// SOBEL
module  SOBEL(clk,reset,busy,ready,iaddr,idata,cdata_rd,cdata_wr,caddr_rd,caddr_wr,cwr,crd,csel	);
Size: about 1400 cells after synthesis, about 12000 um2 of cells after synthesis.
==> flow/config.mk <==
export PLATFORM = sky130hd
export DESIGN_NAME = SOBEL
export DESIGN_NICKNAME = SOBEL
export VERILOG_FILES = /design/flow/design.v
export SDC_FILE = /design/flow/constraint.sdc
export NUM_CORES = 4
export LEC_CHECK = 0
export CAP_MARGIN = 20
export CORE_MARGIN = 2
export CORE_UTILIZATION = 65
export MAX_ROUTING_LAYER = met4
export SETUP_SLACK_MARGIN = 1.51
export SLEW_MARGIN = 20
==> flow/constraint.sdc <==
create_clock -name core_clock -period 10.1 [get_ports {clk}]
set_input_delay 2.0200 -clock core_clock [delete_from_list [all_inputs] [get_ports {clk}]]
set_output_delay 2.0200 -clock core_clock [all_outputs]
set_load 0.01 [all_outputs]
run.sh (not shown) runs the stock make flow with config.mk's settings and CLKGATE_MAP_FILE=.
Change:
Settings changed: CORE_UTILIZATION 65 to 56, MAX_ROUTING_LAYER met4 to unset.
Clock period 10.1 ns to 5.18 ns, I/O delays scaled along.
Result: With this change the flow completed and failed the layout checks on setup timing. Via count is higher slightly. Final area is higher by roughly a tenth. Flip-flop count is unchanged.

* * *

The RTL this note starts from:
==> flow/design.v <==
`timescale 1ns/10ps
module  SOBEL(clk,reset,busy,ready,iaddr,idata,cdata_rd,cdata_wr,caddr_rd,caddr_wr,cwr,crd,csel	);
	input clk,reset;
	input ready;
	input [7:0] idata;
	input [7:0] cdata_rd;
	output reg busy;
	output reg [16:0] iaddr;
	output reg [7:0] cdata_wr;
	output [15:0] caddr_rd;
	output reg [15:0] caddr_wr;
	output reg cwr;
	output crd;
	output reg [1:0] csel;
	assign caddr_rd = 16'd0;
	assign crd = 1'b0;
	localparam IDLE = 2'd0, READ = 2'd1, WRITE = 2'd2, DONE = 2'd3;
	reg [1:0] state;
	reg [3:0] count;
	reg [16:0] count_iaddr;    
	reg [16:0] w_count;        
	reg [71:0] pixel_value;    
	reg [7:0] sobel_x;
	wire [71:0] win = {idata, pixel_value[63:0]};
	wire [7:0] p0 = win[7:0],   p1 = win[15:8],  p2 = win[23:16];
	wire [7:0] p3 = win[31:24], p5 = win[47:40];
	wire [7:0] p6 = win[55:48], p7 = win[63:56], p8 = win[71:64];
	wire signed [11:0] gx = $signed({4'b0, p0}) + $signed({3'b0, p3, 1'b0}) + $signed({4'b0, p6})
	                      - $signed({3'b0, p5, 1'b0}) - $signed({4'b0, p2}) - $signed({4'b0, p8});
	wire signed [11:0] gy_r = $signed({4'b0, pixel_value[7:0]}) + $signed({3'b0, pixel_value[15:8], 1'b0}) + $signed({4'b0, pixel_value[23:16]})
	                        - $signed({3'b0, pixel_value[63:56], 1'b0}) - $signed({4'b0, pixel_value[55:48]}) - $signed({4'b0, pixel_value[71:64]});
	function [7:0] clamp(input signed [11:0] v);
		if (v > 255) clamp = 8'd255;
		else if (v < 0) clamp = 8'd0;
		else clamp = v[7:0];
	endfunction
	wire [8:0] temp_combine = sobel_x + cdata_wr + 9'd1;
	always @(posedge clk)
	begin
		if (reset) begin
			state <= IDLE;
			busy <= 1'b0;
			cwr <= 1'b0;
			csel <= 2'b00;
			count <= 4'd0;
			iaddr <= 17'd0;
			count_iaddr <= 17'd0;
			w_count <= 17'd0;
			caddr_wr <= 16'd0;
			cdata_wr <= 8'd0;
		end
		else begin
			case (state)
			IDLE: begin
				if (ready) begin
					busy <= 1'b1;
					state <= READ;
					count <= 4'd0;
					count_iaddr <= 17'd0;
					iaddr <= 17'd0;
					w_count <= 17'd0;
				end
			end
			READ: begin
				pixel_value[count*8 +: 8] <= idata;
				if (count == 4'd8) begin
					cwr <= 1'b1;
					csel <= 2'b01;
					cdata_wr <= clamp(gx);
					sobel_x <= clamp(gx);
					caddr_wr <= w_count[15:0];
					state <= WRITE;
				end
				else begin
					if (count == 4'd2 || count == 4'd5)
						iaddr <= iaddr + 17'd256;
					else
						iaddr <= iaddr + 17'd1;
					count <= count + 4'd1;
				end
			end
			WRITE: begin
				if (csel == 2'b01) begin
					csel <= 2'b10;
					cdata_wr <= clamp(gy_r);
				end
				else if (csel == 2'b10) begin
					csel <= 2'b11;
					cdata_wr <= temp_combine[8:1];
				end
				else begin
					cwr <= 1'b0;
					csel <= 2'b00;
					count <= 4'd0;
					w_count <= w_count + 17'd1;
					if (w_count == 17'd65535) begin
						busy <= 1'b0;
						state <= DONE;
					end
					else begin
						state <= READ;
						if (count_iaddr % 258 == 255) begin
							count_iaddr <= count_iaddr + 17'd3;
							iaddr <= count_iaddr + 17'd3;
						end
						else begin
							count_iaddr <= count_iaddr + 17'd1;
							iaddr <= count_iaddr + 17'd1;
						end
					end
				end
			end
			default: ;
			endcase
		end
	end
endmodule
==> flow/config.mk <==
export PLATFORM = sky130hd
export DESIGN_NAME = SOBEL
export DESIGN_NICKNAME = SOBEL
export VERILOG_FILES = /design/flow/design.v
export SDC_FILE = /design/flow/constraint.sdc
export NUM_CORES = 4
export LEC_CHECK = 0
export ABC_AREA = 1
export CAP_MARGIN = 20
export CORE_ASPECT_RATIO = 0.5
export CORE_MARGIN = 2
export CORE_UTILIZATION = 62
export CTS_CLUSTER_DIAMETER = 62
export CTS_CLUSTER_SIZE = 14
export SLEW_MARGIN = 20
==> flow/constraint.sdc <==
create_clock -name core_clock -period 4.47 [get_ports {clk}]
set_input_delay 0.8940 -clock core_clock [delete_from_list [all_inputs] [get_ports {clk}]]
set_output_delay 0.8940 -clock core_clock [all_outputs]
set_load 0.01 [all_outputs]
The starting point finished but fails on negative setup slack.
Change:
CORE_UTILIZATION = 68   (was 62)
CTS_CLUSTER_DIAMETER = 393   (was 62)
CTS_CLUSTER_SIZE = default   (was 14)
Now the flow died in 5_1_grt.
Area after synthesis is unchanged.
Die area drops by about 9%.
Synthesized cell count does not change.
Change:
ABC_AREA = default   (was 1)
CORE_UTILIZATION = 62   (was 68)
CTS_CLUSTER_DIAMETER = default   (was 393)
After rerunning:
- With this change the flow finished but fails on negative setup slack
- synthesized cell count decreases by 19%
- die size came out higher by 4.5%
- area after synthesis goes down by 4.6%
